## run A
==> flow/design.v <==
module cordic_stage 	(input [15:0] x,
			input [15:0] y,
			input [15:0]z,
			input mode,
			input reset,
			input clock,
			input [2:0] stage,
			output reg [15:0] x_out,
			output reg [15:0] y_out,
			output reg [15:0] z_out,
			output reg mode_out,
			output [2:0] stage_out);
		reg [15:0] atan;
		always @*
		begin
			case (stage) 
				3'b000 : atan = 16'b0_0000000_11001001;
				3'b001 : atan = 16'b0_0000000_01110110;
				3'b010 : atan = 16'b0_0000000_00111110;
				3'b011 : atan = 16'b0_0000000_00011111;
				3'b100 : atan = 16'b0_0000000_00001111;
				3'b101 : atan = 16'b0_0000000_00000111;
				3'b110 : atan = 16'b0_0000000_00000011;
				3'b111 : atan = 16'b0_0000000_00000001;
			endcase
		end
		assign stage_out = stage + 1;
		always @(posedge clock or negedge reset)
		begin
			if (~reset)
			begin
				x_out <= 0;
				y_out <= 0;
				z_out <= 0;
				mode_out <= 0;
			end
			else
			begin
				mode_out <= mode;
				if (mode == 0)
				begin
					if (z[15] == 0)
					begin
						case (x[15]^y[15])
							1'b0 : x_out <= (x[14:0] > (y[14:0] >> stage) ) ? 
									{x[15], x[14:0] - (y[14:0] >> stage)} :
									{~x[15],(y[14:0] >> stage) - x[14:0]}; 
							1'b1 : x_out <= {x[15], x[14:0] + (y[14:0] >> stage)};
						endcase
						case (x[15]^y[15])
							1'b1 : y_out <= (y[14:0] > (x[14:0] >> stage) ) ? 
									{y[15], y[14:0] - (x[14:0] >> stage)} :
									{~y[15],(x[14:0] >> stage) - y[14:0]}; 
							1'b0 : y_out <= {y[15], y[14:0] + (x[14:0] >> stage)};
						endcase
						z_out <= (z[14:0] > atan[14:0]) ? z - atan : {~z[15],atan[14:0] - z[14:0]};
					end
					else
					begin
						case (x[15]^y[15])
							1'b1 : x_out <= (x[14:0] > (y[14:0] >> stage) ) ? 
									{x[15], x[14:0] - (y[14:0] >> stage)} :
									{~x[15],(y[14:0] >> stage) - x[14:0]};
							1'b0 : x_out <= {x[15], x[14:0] + (y[14:0] >> stage)};
						endcase
						case (x[15]^y[15])
							1'b0 : y_out <= (y[14:0] > (x[14:0] >> stage) ) ? 
									{y[15], y[14:0] - (x[14:0] >> stage)} :
									{~y[15],(x[14:0] >> stage) - y[14:0]};
							1'b1 : y_out <= {y[15], y[14:0] + (x[14:0] >> stage)};
						endcase
						z_out <= (z[14:0] > atan[14:0]) ? z - atan : {~z[15],atan[14:0] - z[14:0]};
					end
				end
				else
				begin
					if (y[15] == 1)
					begin
						case (x[15]^y[15])
							1'b0 : x_out <= (x[14:0] > (y[14:0] >> stage) ) ? 
									{x[15], x[14:0] - (y[14:0] >> stage)} :
									{~x[15],(y[14:0] >> stage) - x[14:0]};
							1'b1 : x_out <= {x[15], x[14:0] + (y[14:0] >> stage)};
						endcase
						case (x[15]^y[15])
							1'b1 : y_out <= (y[14:0] > (x[14:0] >> stage) ) ? 
									{y[15], y[14:0] - (x[14:0] >> stage)} :
									{~y[15],(x[14:0] >> stage) - y[14:0]}; 
							1'b0 : y_out <= {y[15], y[14:0] + (x[14:0] >> stage)};
						endcase
						case (z[15])
							1'b0 : z_out <= (z[14:0] > atan[14:0]) ? 
									{z[15], z[14:0] - atan[14:0]} :
									{~z[15],atan[14:0] - z[14:0]};
							1'b1 : z_out <= {z[15], z[14:0] + atan[14:0]};
						endcase
					end
					else
					begin
						case (x[15]^y[15])
							1'b1 : x_out <= (x[14:0] > (y[14:0] >> stage) ) ? 
									{x[15], x[14:0] - (y[14:0] >> stage)} :
									{~x[15],(y[14:0] >> stage) - x[14:0]};
							1'b0 : x_out <= {x[15], x[14:0] + (y[14:0] >> stage)};
						endcase
						case (x[15]^y[15])
							1'b0 : y_out <= (y[14:0] > (x[14:0] >> stage) ) ? 
									{y[15], y[14:0] - (x[14:0] >> stage)} :
									{~y[15],(x[14:0] >> stage) - y[14:0]};
							1'b1 : y_out <= {y[15], y[14:0] + (x[14:0] >> stage)};
						endcase
						case (z[15])
							1'b1 : z_out <= (z[14:0] > atan[14:0]) ? 
									{z[15], z[14:0] - atan[14:0]} :
									{~z[15],atan[14:0] - z[14:0]}; 
							1'b0 : z_out <= {z[15], z[14:0] + atan[14:0]};
						endcase
					end
				end
			end
		end
endmodule
module cordic 	(input op_mode,
		input [15:0] x_coordinate,
		input [15:0] y_coordinate,
		input [15:0] rotate_amount,
		input clock,
		input reset,
		output reg [15:0] x_or_phase_out,
		output reg [15:0] y_or_size_out
		);
		reg [15:0] x_in;
		reg [15:0] y_in;
		reg [15:0] z_in;
		reg mode_in;
		wire [15:0] connections_x [7:0];
		wire [15:0] connections_y [7:0];
		wire [15:0] connections_z [7:0];
		wire connections_mode [7:0];
		wire [2:0] connections_stage [7:0];
		wire [15:0] outx;
		wire [15:0] outy;
		wire [15:0] outz;
		wire [32:0] holderx;
		wire [14:0] divx;
		wire [14:0] divy;
		wire [32:0] holdery;
		assign outx = connections_x[7];
		assign outy = connections_y[7];
		assign outz = connections_z[7];
		assign holderx = outx[14:0];
		assign divx = (holderx << 8) / 15'b00000001_10100101;
		assign holdery = outy[14:0];
		assign divy = (holdery << 8) / 15'b00000001_10100101;
		always @(posedge clock or negedge reset)
		begin
			if (~reset)
			begin
				x_in <= 0;
				y_in <= 0;
				z_in <= 0;
				x_or_phase_out <= 0;
				y_or_size_out <= 0;
			end
			else
			begin
				mode_in <= op_mode;
				if (connections_mode[7] == 0)
				begin
					x_or_phase_out <= {outx[15], divx};
					y_or_size_out <= {outy[15], divy};
				end
				else
				begin
					y_or_size_out <= {outx[15], divx};
					x_or_phase_out <= outz;
				end
				if(op_mode == 0)
				begin
					if (rotate_amount[14:0] <= (15'b0000011_00100100 >> 1))
					begin
						z_in <= rotate_amount;
						x_in <= x_coordinate;
						y_in <= y_coordinate;
					end
					else
					begin
						if (rotate_amount[15] == 1)
						begin
							x_in <= y_coordinate;
							y_in <= {~x_coordinate[15],x_coordinate[14:0]};
							z_in <= {rotate_amount[15],rotate_amount[14:0] - (15'b0000011_00100100 >> 1)};
						end
						else
						begin
							y_in <= x_coordinate;
							x_in <= {~y_coordinate[15],y_coordinate[14:0]};
							z_in <= rotate_amount - (16'b0_0000011_00100100>>1);
						end
					end
				end
				else
				begin
					if (x_coordinate[15] == 0)
					begin
						z_in <= 0;
						x_in <= x_coordinate;
						y_in <= y_coordinate;
					end
					else
					begin
						if (y_coordinate[15] == 0)
						begin
							x_in <= y_coordinate;
							y_in <= {~x_coordinate[15],x_coordinate[14:0]};
							z_in <= (16'b0_0000011_00100100 >> 1);
						end
						else
						begin
							y_in <= x_coordinate;
							x_in <= {~y_coordinate[15],y_coordinate[14:0]};
							z_in <= 16'b1_0000001_10010010;  
						end
					end
				end
			end
		end
		wire [2:0] gnd;
		assign gnd = 0;
		cordic_stage s0 (x_in, y_in, z_in, mode_in, reset, clock, gnd,
				 connections_x[0], connections_y[0], connections_z[0], connections_mode[0], connections_stage[0]);
		genvar i;
		generate
			for (i = 1; i < 8; i = i + 1) begin : stages
				cordic_stage  s0 (connections_x[i - 1],
							connections_y[i - 1],
							connections_z[i - 1],
							connections_mode[i - 1],
							reset,
							clock,
							connections_stage[i - 1],
							connections_x[i], 
							connections_y[i],
							connections_z[i],
							connections_mode[i],
							connections_stage[i]);
			end
		endgenerate
endmodule
Settings: LEC_CHECK=0, ABC_AREA=1, CAP_MARGIN=20, CORE_MARGIN=2, CORE_UTILIZATION=70, SLEW_MARGIN=20; clock period 14.2 ns.
run.sh (not shown) runs the stock make flow with config.mk's settings and CLKGATE_MAP_FILE=.
Edits applied to the flow inputs when going from run A to run B:
Settings: CTS_CLUSTER_DIAMETER newly set to 223; CORE_UTILIZATION changed from 70 to 65; HOLD_SLACK_MARGIN newly set to 0.3; the clock period (ns, I/O delays scaled along) changed from 14.2 to 10.4.
Findings:
- Status run B: flow complete, layout not clean - negative setup slack
- Run A: no failed stages, no open violations at the end
- Summary: wire length of the first global-routing pass, run B worse than run A
- Delta(core outline area, run B - run A) > 0
- Run B vs. run A: global-route usage over all layers +1.7 points, routed wire length increased by about 20% relative to the old numbers.
Relative to run B, the following input files were edited for run C:
Settings: putting TNS_END_PERCENT at 5 where nothing was set; swapping 0.3 for -0.1 in HOLD_SLACK_MARGIN; swapping 223 for 380 in CTS_CLUSTER_DIAMETER; swapping 65 for 72 in CORE_UTILIZATION; putting MAX_ROUTING_LAYER at met4 where nothing was set; swapping 10.4 for 10.9 in the clock period (ns, I/O delays scaled along).
## What came out
From the logs: run B reached the end of the flow and failed the layout checks with negative setup slack.
Every stage of run C finished as expected; the final checks, on the other hand, flagged max-capacitance violations, max-slew violations, negative setup slack, which means the layout fails.
Changes observed in run C relative to run B: die size went down; global routing met1 resource utilization +3.1 points; wire length on met1 now sits lower; met3 wirelength from detailed routing higher.
Of run C and run B, run C shows the higher routed wire length, with run B below it.
In the flow results for run C and run B, the count of plain and timing-repair buffers is smaller on run C.
Of run C and run B, the run reporting the lower number of clock-tree buffers in the layout was run B.
Run C ended up with sky130_fd_sc_hd__xor2_1 as its highest-delay cell along the critical path; run B ended up with sky130_fd_sc_hd__dfrtp_1.
> inputs changed (run C -> run D)
Settings: an added SETUP_SLACK_MARGIN of 1.14; a deleted HOLD_SLACK_MARGIN that had been -0.1; a deleted TNS_END_PERCENT that had been 5; a change of CTS_CLUSTER_DIAMETER from 380 to 263; a deleted MAX_ROUTING_LAYER that had been met4; an added PLACE_DENSITY_LB_ADDON of 0.01; a change of the clock period (ns, I/O delays scaled along) from 10.9 to 3.93.
Findings:
Sort run C and run D by post-cts sizing count, descending, and run D comes first. The total clock buffers created by CTS reported for run D is greater than that of run C by about 1.9%. Run C -> run D: row count delta 0, exact match. The flow ended early for run D: it failed with a tool error in 5_1_grt. Between run C and run D, the flow reports placed instance area increasing by a few percent. Looking at routability-driven placement congestion ratio across run C and run D, the one that comes out higher is run D. Against run C, cell count after placement in run D rose by a few percent. Diff run D..run C | cell count after synthesis | unchanged. As far as yosys-reported design area after synthesis goes, run C and run D are indistinguishable; the numbers are identical. Floorplan net count came out exactly the same in run C and run D.
Inputs modified between run D and run E:
Settings: CORE_UTILIZATION now 40, was 72; PLACE_DENSITY_LB_ADDON no longer set, was 0.01; SETUP_SLACK_MARGIN no longer set, was 1.14; CTS_CLUSTER_DIAMETER no longer set, was 263; the clock period (ns, I/O delays scaled along) now 16.0, was 3.93.
Run E reached the end of the flow, and the finished layout is clean on the timing, DRC and antenna checks. Fraction of the core area occupied by cells at floorplan for run E is lower than for run D. Run D → run E: instance area at placement dropped about 10%, standard cell core area now sits higher, global placer's final weighted congestion lower, vertical extent of the die went up, port buffer count barely changed. Re synthesized cell count: no difference whatsoever between run E and run D.
